Design mult16_top, start of the top module:
module mult16_top (
  input         clk,
  input  [15:0] a,
  input  [15:0] b,
  output [31:0] p
);
For scale: roughly 730 cells after synthesis, roughly 64 flip-flops, about 65 I/O pins, ~8000 µm² of cells after synthesis.
clock: 7.17 ns
lec_check: 0
abc_area: 1
cap_margin: 20
core_margin: 2
core_utilization: 70
cts_cluster_diameter: 275
cts_cluster_size: 39
slew_margin: 20
run.sh (not shown) runs the stock make flow with config.mk's settings and CLKGATE_MAP_FILE=.
The starting point completed, yet does not pass: negative setup slack.
Change:
- CTS_CLUSTER_DIAMETER: 275 -> not set
- CTS_CLUSTER_SIZE: 39 -> not set
- PLACE_DENSITY_LB_ADDON: not set -> 0.11
- SETUP_SLACK_MARGIN: not set -> 1.11
- clock period: 7.17 -> 3.75 ns (I/O delays scaled with it)
Effect:
- The changed run finished but fails on negative setup slack
- final area went up by 2.9%
- non-clock buffer count goes up by 7
- fmax fell by 1.1%
- utilization is higher by 2.3 points
- final cell count rises by about 0.4%
- routed wire length grows by about 10%
- area after synthesis does not change
- worst setup slack loses 3.6 ns
Change:
- ABC_AREA: 1 -> not set
- CORE_UTILIZATION: 70 -> 40
- PLACE_DENSITY_LB_ADDON: 0.11 -> not set
- SETUP_SLACK_MARGIN: 1.11 -> not set
- clock period: 3.75 -> 15.0 ns (I/O delays scaled with it)
What happened:
- With this change the flow completed with no timing, DRC or antenna violations
- via count decreases by 10%
- non-clock buffer count decreases by 62
- clock skew hardly moves
- cell area decreases by 8.3%
- synthesized area decreases by 3.9%
- worst setup slack gains 9.8 ns
- wire length decreases by 16%
- final cell count increases by about 2%
- die size increases by about 65%
- flip-flop count stays the same
- count of clock-buffer cells in the layout increases by 1

---

Starting RTL as in the previous note.
// mult16_top
module mult16_top (
  input         clk,
  input  [15:0] a,
  input  [15:0] b,
  output [31:0] p
);
  reg  [15:0] a_r, b_r;
  reg  [31:0] p_r;
  wire [31:0] o;
  multiplier_16bit u_mul (.a(a_r), .b(b_r), .o(o));
  always @(posedge clk) begin
    a_r <= a;
    b_r <= b;
    p_r <= o;
  end
  assign p = p_r;
endmodule
make LEC_CHECK=0 ABC_AREA=0 CAP_MARGIN=0 CORE_MARGIN=2 CORE_UTILIZATION=70 CTS_CLUSTER_DIAMETER=102 CTS_CLUSTER_SIZE=39 HOLD_SLACK_MARGIN=-0.07 SETUP_SLACK_MARGIN=0.83 SLEW_MARGIN=20 finish   # period 7.17 ns
The first run finished but fails on negative setup slack.
Edit:
--- a/flow/config.mk
+++ b/flow/config.mk
@@ -7,3 +7,3 @@
 export LEC_CHECK = 0
-export ABC_AREA = 0
+export ABC_AREA = 1
 export CAP_MARGIN = 0
@@ -11,3 +11,3 @@
 export CORE_UTILIZATION = 70
-export CTS_CLUSTER_DIAMETER = 102
+export CTS_CLUSTER_DIAMETER = 275
 export CTS_CLUSTER_SIZE = 39
The new run completed and failed the layout checks on negative setup slack. Utilization came out lower by 1.6 points. Cell count came out higher by 5.5%. Global-route usage came out lower by 0.58 points. Routed wire length came out higher by 4.0%. Setup slack is better by 0.030 ns. Non-clock buffer count came out higher by 8.
Edit:
==> flow/config.mk (replaced) <==
export PLATFORM = sky130hd
export DESIGN_NAME = mult16_top
export DESIGN_NICKNAME = mult16_top
export VERILOG_FILES = /design/flow/design.v
export SDC_FILE = /design/flow/constraint.sdc
export NUM_CORES = 4
export LEC_CHECK = 0
export CAP_MARGIN = 20
export CORE_MARGIN = 2
export CORE_UTILIZATION = 40
export SLEW_MARGIN = 20
==> flow/constraint.sdc (replaced) <==
create_clock -name core_clock -period 14.2 [get_ports {clk}]
set_input_delay 2.8400 -clock core_clock [delete_from_list [all_inputs] [get_ports {clk}]]
set_output_delay 2.8400 -clock core_clock [all_outputs]
set_load 0.01 [all_outputs]
What happened:
- The changed run completed without violations
- global-route usage went down by 11 points
- setup slack improved by 5.8 ns
- utilization went down by 34 points
- area after synthesis went down by 3.9%
- clock skew is about the same
- cell area went down by 4.7%
- worst hold slack got worse by 0.018 ns
- cell count went up by 3.9%
Edit:
--- a/flow/config.mk
+++ b/flow/config.mk
@@ -10,2 +10,4 @@
 export CORE_UTILIZATION = 40
+export CTS_CLUSTER_SIZE = 100
 export SLEW_MARGIN = 20
+export TNS_END_PERCENT = 20
==> flow/constraint.sdc (replaced) <==
create_clock -name core_clock -period 15.0 [get_ports {clk}]
set_input_delay 3.0000 -clock core_clock [delete_from_list [all_inputs] [get_ports {clk}]]
set_output_delay 3.0000 -clock core_clock [all_outputs]
set_load 0.01 [all_outputs]
Result: Clock skew barely changes. Non-clock buffer count is lower by 13. Via count shrinks by 0.58%. Cell count falls by 1.3%. Synthesized cell count does not change. Global-route usage stays flat.
Edit:
--- a/flow/config.mk
+++ b/flow/config.mk
@@ -7,7 +7,9 @@
 export LEC_CHECK = 0
+export ABC_AREA = 0
 export CAP_MARGIN = 20
 export CORE_MARGIN = 2
-export CORE_UTILIZATION = 40
-export CTS_CLUSTER_SIZE = 100
+export CORE_UTILIZATION = 58
+export CTS_CLUSTER_DIAMETER = 328
+export CTS_CLUSTER_SIZE = 98
+export PLACE_DENSITY = 0.74
 export SLEW_MARGIN = 20
-export TNS_END_PERCENT = 20
Effect:
- The new run completed without violations
- wire length goes up by 1.3%
- die size decreases by about 30%
- synthesized area is unchanged
- first-iteration DRC count went down by 3.0%
- global-route usage came out higher by 5.6 points

---

mult16_top again, from the RTL that the note above started with.
==> flow/config.mk <==
export PLATFORM = sky130hd
export DESIGN_NAME = mult16_top
export DESIGN_NICKNAME = mult16_top
export VERILOG_FILES = /design/flow/design.v
export SDC_FILE = /design/flow/constraint.sdc
export NUM_CORES = 4
export LEC_CHECK = 0
export CAP_MARGIN = 20
export CORE_MARGIN = 2
export CORE_UTILIZATION = 55
export SLEW_MARGIN = 20
==> flow/constraint.sdc <==
create_clock -name core_clock -period 14.2 [get_ports {clk}]
set_input_delay 2.8400 -clock core_clock [delete_from_list [all_inputs] [get_ports {clk}]]
set_output_delay 2.8400 -clock core_clock [all_outputs]
set_load 0.01 [all_outputs]
Rerun with:
- CORE_UTILIZATION: 55 -> 64
- SETUP_SLACK_MARGIN: default -> -0.75
- clock period: 14.2 -> 11.4 ns (I/O delays scaled with it)
After rerunning: The new run finished but fails on negative setup slack. Count of clock-buffer cells in the layout went up by 1. Design area went up by a few percent. Die area went down by roughly a tenth.
Rerun with:
- CORE_UTILIZATION: 64 -> 58
- SETUP_SLACK_MARGIN: -0.75 -> default
- clock period: 11.4 -> 7.9 ns (I/O delays scaled with it)
The new run produced a layout that fails on negative setup slack.
Die size climbs by roughly a tenth.
Synthesized area does not change.
Design area climbs slightly.
Via count fell slightly.
Rerun with:
- CORE_UTILIZATION: 58 -> 72
- PLACE_DENSITY: default -> 0.67
- clock period: 7.9 -> 12.1 ns (I/O delays scaled with it)
The new run reached the layout checks and failed them: negative setup slack.
Via count goes up by 0.31%.
Cell area goes down by 3.7%.
Die size goes down by 19%.
Sequential share of layout area goes up by 0.54 points.
Rerun with:
- CTS_CLUSTER_SIZE: default -> 75
- PLACE_DENSITY: 0.67 -> default
- PLACE_DENSITY_LB_ADDON: default -> 0.0
- SETUP_SLACK_MARGIN: default -> 3.51
The changed run finished but failed the layout checks on negative setup slack. Setup slack improves by 19 ps. Critical path depth is unchanged. Wire length goes down by 3.4%. Synthesized area stays the same.
